// MAC_Unit
module MAC_Unit #(parameter WIDTH=32) (
    input logic clk,
    input logic reset,
    input  logic [WIDTH-1:0] a,
    input  logic [WIDTH-1:0] b,
    output logic [WIDTH*2-1:0] result
);
    logic [WIDTH-1:0] a_reg, b_reg;
    logic [WIDTH*2-1:0] mult_result;  
    always_ff@(posedge clk or posedge reset) begin
        if (reset) begin
            a_reg <= '0;
            b_reg <= '0;
            mult_result <= '0;
            result <= '0;
        end else begin
            a_reg <= a;
            b_reg <= b;
            mult_result <= a_reg * b_reg;  
            result <= mult_result + result;  
        end 
    end
endmodule
For scale: ~6500 cells after synthesis, ~190 flip-flops, about 130 I/O pins, ~0.047 mm² of cells after synthesis.
clock: 4.49 ns
lec_check: 0
abc_area: 1
cap_margin: 20
core_margin: 2
core_utilization: 72
cts_cluster_diameter: 379
cts_cluster_size: 100
place_density: 0.37
setup_slack_margin: 1.22
slew_margin: 20
tns_end_percent: 15
run.sh (not shown) runs the stock make flow with config.mk's settings and CLKGATE_MAP_FILE=.
The starting point failed in global routing (5_1_grt).
Change:
Settings changed: ABC_AREA 1 to default, CAP_MARGIN 20 to 30, CTS_CLUSTER_DIAMETER 379 to default, CTS_CLUSTER_SIZE 100 to default, PLACE_DENSITY 0.37 to default, PLACE_DENSITY_LB_ADDON from default to 0.01, SETUP_SLACK_MARGIN 1.22 to 0.61, TNS_END_PERCENT 15 to default.
Clock period 4.49 ns to 7.36 ns, I/O delays scaled along.
=> The changed run reached the layout checks and failed them: negative setup slack; area after synthesis falls by roughly a tenth; die area falls by roughly a tenth; synthesized cell count falls by a quarter to a third.
Change:
Settings changed: CAP_MARGIN 30 to 0, CTS_CLUSTER_DIAMETER from default to 305, CTS_CLUSTER_SIZE from default to 42, PLACE_DENSITY_LB_ADDON 0.01 to default, SETUP_SLACK_MARGIN 0.61 to default.
Clock period 7.36 ns to 6.46 ns, I/O delays scaled along.
The new run finished with negative setup slack left.
Sequential share of layout area went down by 0.21 points.
Final cell count went up by 1.7%.
Design area went up by 2.1%.
Global-route usage went up by 0.98 points.
Worst hold slack degrades by 6.2 ps.
Die size stays the same.
Core utilization went up by 1.8 points.
Setup slack degrades by 1000 ps.
Wire length went up by 4.3%.
Change:
Settings changed: CAP_MARGIN 0 to 20, CTS_CLUSTER_DIAMETER 305 to default, CTS_CLUSTER_SIZE 42 to default, PLACE_DENSITY from default to 0.35, SETUP_SLACK_MARGIN from default to 2.23.
Clock period 6.46 ns to 8.96 ns, I/O delays scaled along.
=> This time the run finished with timing, DRC and antenna clean. Worst setup slack improves by 2500 ps. Cell area goes down by a few percent. Fmax falls slightly. Core utilization went down by 2.7 points. Synthesized cell count is unchanged. Sequential cell count is unchanged.
Change:
Settings changed: ABC_AREA from default to 1, CTS_CLUSTER_DIAMETER from default to 376, CTS_CLUSTER_SIZE from default to 98, HOLD_SLACK_MARGIN from default to -0.08, PLACE_DENSITY 0.35 to default, SETUP_SLACK_MARGIN 2.23 to default, TNS_END_PERCENT from default to 5.
Clock period 8.96 ns to 4.88 ns, I/O delays scaled along.
Result: With this change the flow finished but fails on negative setup slack. Non-clock buffer count rises by 128. Synthesized cell count rises by 47%. Via count rises by 28%. Clock skew falls by 3.1 ps. Wire length rises by 10%.

========
v30:
MAC_Unit again, from the RTL that the note above started with.
==> flow/config.mk <==
export PLATFORM = sky130hd
export DESIGN_NAME = MAC_Unit
export DESIGN_NICKNAME = MAC_Unit
export VERILOG_FILES = /design/flow/design.v
export SDC_FILE = /design/flow/constraint.sdc
export NUM_CORES = 4
export LEC_CHECK = 0
export ABC_AREA = 0
export CAP_MARGIN = 40
export CORE_ASPECT_RATIO = 0.5
export CORE_MARGIN = 7
export CORE_UTILIZATION = 70
export CTS_CLUSTER_DIAMETER = 258
export CTS_CLUSTER_SIZE = 98
export HOLD_SLACK_MARGIN = -0.1
export MAX_ROUTING_LAYER = met4
export PLACE_DENSITY = 0.42
export SLEW_MARGIN = 15
export TNS_END_PERCENT = 5
==> flow/constraint.sdc <==
create_clock -name core_clock -period 9.0 [get_ports {clk}]
set_input_delay 1.8000 -clock core_clock [delete_from_list [all_inputs] [get_ports {clk}]]
set_output_delay 1.8000 -clock core_clock [all_outputs]
set_load 0.01 [all_outputs]
## Diff of input files: v37 against v30
==> flow/config.mk <==
export PLATFORM = sky130hd
export DESIGN_NAME = MAC_Unit
export DESIGN_NICKNAME = MAC_Unit
export VERILOG_FILES = /design/flow/design.v
export SDC_FILE = /design/flow/constraint.sdc
export NUM_CORES = 4
export LEC_CHECK = 0
export CAP_MARGIN = 20
export CORE_MARGIN = 2
export CORE_UTILIZATION = 72
export CTS_CLUSTER_SIZE = 98
export SLEW_MARGIN = 20
export TNS_END_PERCENT = 5
==> flow/constraint.sdc <==
create_clock -name core_clock -period 4.88 [get_ports {clk}]
set_input_delay 0.9760 -clock core_clock [delete_from_list [all_inputs] [get_ports {clk}]]
set_output_delay 0.9760 -clock core_clock [all_outputs]
set_load 0.01 [all_outputs]
==> results <==
From the logs: v37 reached the end of the flow and failed the layout checks with setup timing.
Summary: with v30 as the reference, first-pass GRT wire length in v37 moved up slightly.
Die area | v37 < v30
Re final standard cell area without fillers: v30 was lower than v37.
Cmp v37 and v30 / tally of clock buffers in the finished layout / lower: v30
Setup WNS v30 -> v37: worse
The following lists how v59 was set up differently from v37:
--- a/flow/config.mk
+++ b/flow/config.mk
@@ -6,8 +6,12 @@
 export NUM_CORES = 4
 export LEC_CHECK = 0
+export ABC_AREA = 0
 export CAP_MARGIN = 20
+export CORE_ASPECT_RATIO = 0.5
 export CORE_MARGIN = 2
 export CORE_UTILIZATION = 72
+export CTS_CLUSTER_DIAMETER = 376
 export CTS_CLUSTER_SIZE = 98
+export HOLD_SLACK_MARGIN = -0.08
 export SLEW_MARGIN = 20
 export TNS_END_PERCENT = 5
==> results <==
Worst setup slack on v59 is up relative to v37.
Per the comparison of v59 with v37, cell area increased by 0.74% relative to the old numbers; wire length increased by 5600 um relative to the old numbers; non-clock buffer count increased by 3.6% relative to the old numbers; routed length on met3 increased by about 45% relative to the old numbers.
Capturing element of the worst setup path = mult_result[30]$_DFF_PP0_: v59; capturing element of the worst setup path = mult_result[59]$_DFF_PP0_: v37
Compared with v37, number of well taps in v59 increased slightly.
First-pass GRT wire length, v59 vs v37: up by a few percent
v59 finished every stage; the final checks, however, were not passed, the failures being setup timing.
Changes in v14 relative to v59:
--- a/flow/config.mk
+++ b/flow/config.mk
@@ -8,9 +8,8 @@
 export ABC_AREA = 0
 export CAP_MARGIN = 20
-export CORE_ASPECT_RATIO = 0.5
 export CORE_MARGIN = 2
 export CORE_UTILIZATION = 72
 export CTS_CLUSTER_DIAMETER = 376
-export CTS_CLUSTER_SIZE = 98
+export CTS_CLUSTER_SIZE = 10
 export HOLD_SLACK_MARGIN = -0.08
 export SLEW_MARGIN = 20
[summary]
Maximum frequency came out lower on v14 than on v59. v14 has less setup slack than v59. Compared to v59, v14 has overall routing resource usage 1.6 points lower. | maximum number of pins on one net before global-route repair | lower: v14 |. The higher die width of v59 and v14 is in v59. Post-synthesis adder-cell area fraction came out exactly the same in v59 and v14. v14 ran in full, but the layout does not pass; the checks complain about setup timing. v14 against v59: non-filler instance count after layout -21; post-detailed-placement half-perimeter wirelength -about 5.4%; utilization -0.93 points.

========
Starting RTL as in the previous note.
==> flow/config.mk <==
export PLATFORM = sky130hd
export DESIGN_NAME = MAC_Unit
export DESIGN_NICKNAME = MAC_Unit
export VERILOG_FILES = /design/flow/design.v
export SDC_FILE = /design/flow/constraint.sdc
export NUM_CORES = 4
export LEC_CHECK = 0
export CAP_MARGIN = 35
export CELL_PAD_IN_SITES_GLOBAL_PLACEMENT = 1
export CORE_ASPECT_RATIO = 1.28
export CORE_MARGIN = 7
export CORE_UTILIZATION = 24
export CTS_CLUSTER_DIAMETER = 277
export CTS_CLUSTER_SIZE = 97
export GPL_ROUTABILITY_DRIVEN = 1
export GPL_TIMING_DRIVEN = 1
export HOLD_SLACK_MARGIN = 0.25
export MAX_ROUTING_LAYER = met4
export MIN_ROUTING_LAYER = met1
export PLACE_DENSITY = 0.95
export SLEW_MARGIN = 0
export TNS_END_PERCENT = 10
==> flow/constraint.sdc <==
create_clock -name core_clock -period 8.31 [get_ports {clk}]
set_input_delay 1.6620 -clock core_clock [delete_from_list [all_inputs] [get_ports {clk}]]
set_output_delay 1.6620 -clock core_clock [all_outputs]
set_load 0.01 [all_outputs]
Edit:
- CELL_PAD_IN_SITES_GLOBAL_PLACEMENT: 1 -> 0
- CORE_MARGIN: 7 -> 2
- CORE_UTILIZATION: 24 -> 71
- CTS_CLUSTER_DIAMETER: 277 -> 354
- CTS_CLUSTER_SIZE: 97 -> default
- HOLD_SLACK_MARGIN: 0.25 -> default
- PLACE_DENSITY: 0.95 -> default
- PLACE_DENSITY_LB_ADDON: default -> 0.01
- SETUP_SLACK_MARGIN: default -> 2.0
- SLEW_MARGIN: 0 -> 20
- TNS_END_PERCENT: 10 -> default
- clock period: 8.31 -> 6.77 ns (I/O delays scaled with it)
This time the run produced a layout that fails on negative setup slack.
Non-clock buffer count went up by 306.
Hold slack improves by 0.0083 ns.
Cell area went up by 4.9%.
Synthesized area is unchanged.
Edit:
- ABC_AREA: default -> 1
- CAP_MARGIN: 35 -> 20
- CELL_PAD_IN_SITES_GLOBAL_PLACEMENT: 0 -> default
- CORE_ASPECT_RATIO: 1.28 -> default
- CORE_UTILIZATION: 71 -> 62
- CTS_CLUSTER_DIAMETER: 354 -> default
- CTS_CLUSTER_SIZE: default -> 100
- GPL_ROUTABILITY_DRIVEN: 1 -> default
- GPL_TIMING_DRIVEN: 1 -> default
- MAX_ROUTING_LAYER: met4 -> default
- MIN_ROUTING_LAYER: met1 -> default
- PLACE_DENSITY_LB_ADDON: 0.01 -> default
- SETUP_SLACK_MARGIN: 2.0 -> default
- clock period: 6.77 -> 4.49 ns (I/O delays scaled with it)
The new run completed, yet does not pass: negative setup slack.
Setup slack gets worse by 1.4 ns.
Hold slack is about the same.
Design area goes up by 15%.
Edit:
- ABC_AREA: 1 -> default
- CORE_UTILIZATION: 62 -> 72
- CTS_CLUSTER_SIZE: 100 -> 15
- SETUP_SLACK_MARGIN: default -> -0.43
- clock period: 4.49 -> 7.36 ns (I/O delays scaled with it)
After rerunning: The new run finished but failed the layout checks on negative setup slack; clock skew hardly moves; final area goes down by 16%; first-iteration DRC count goes down by about 15%.
Edit:
- CORE_UTILIZATION: 72 -> 18
- CTS_CLUSTER_SIZE: 15 -> default
- SETUP_SLACK_MARGIN: -0.43 -> default
- clock period: 7.36 -> 8.79 ns (I/O delays scaled with it)
Now the flow completed with no timing, DRC or antenna violations.
Critical path depth stays the same.
Final area stays flat.
Die area rose to 3.9 times its value.
Sequential share of layout area hardly moves.
Register-to-register slack is better by 0.75 ns.
Wire length rose by about 6%.
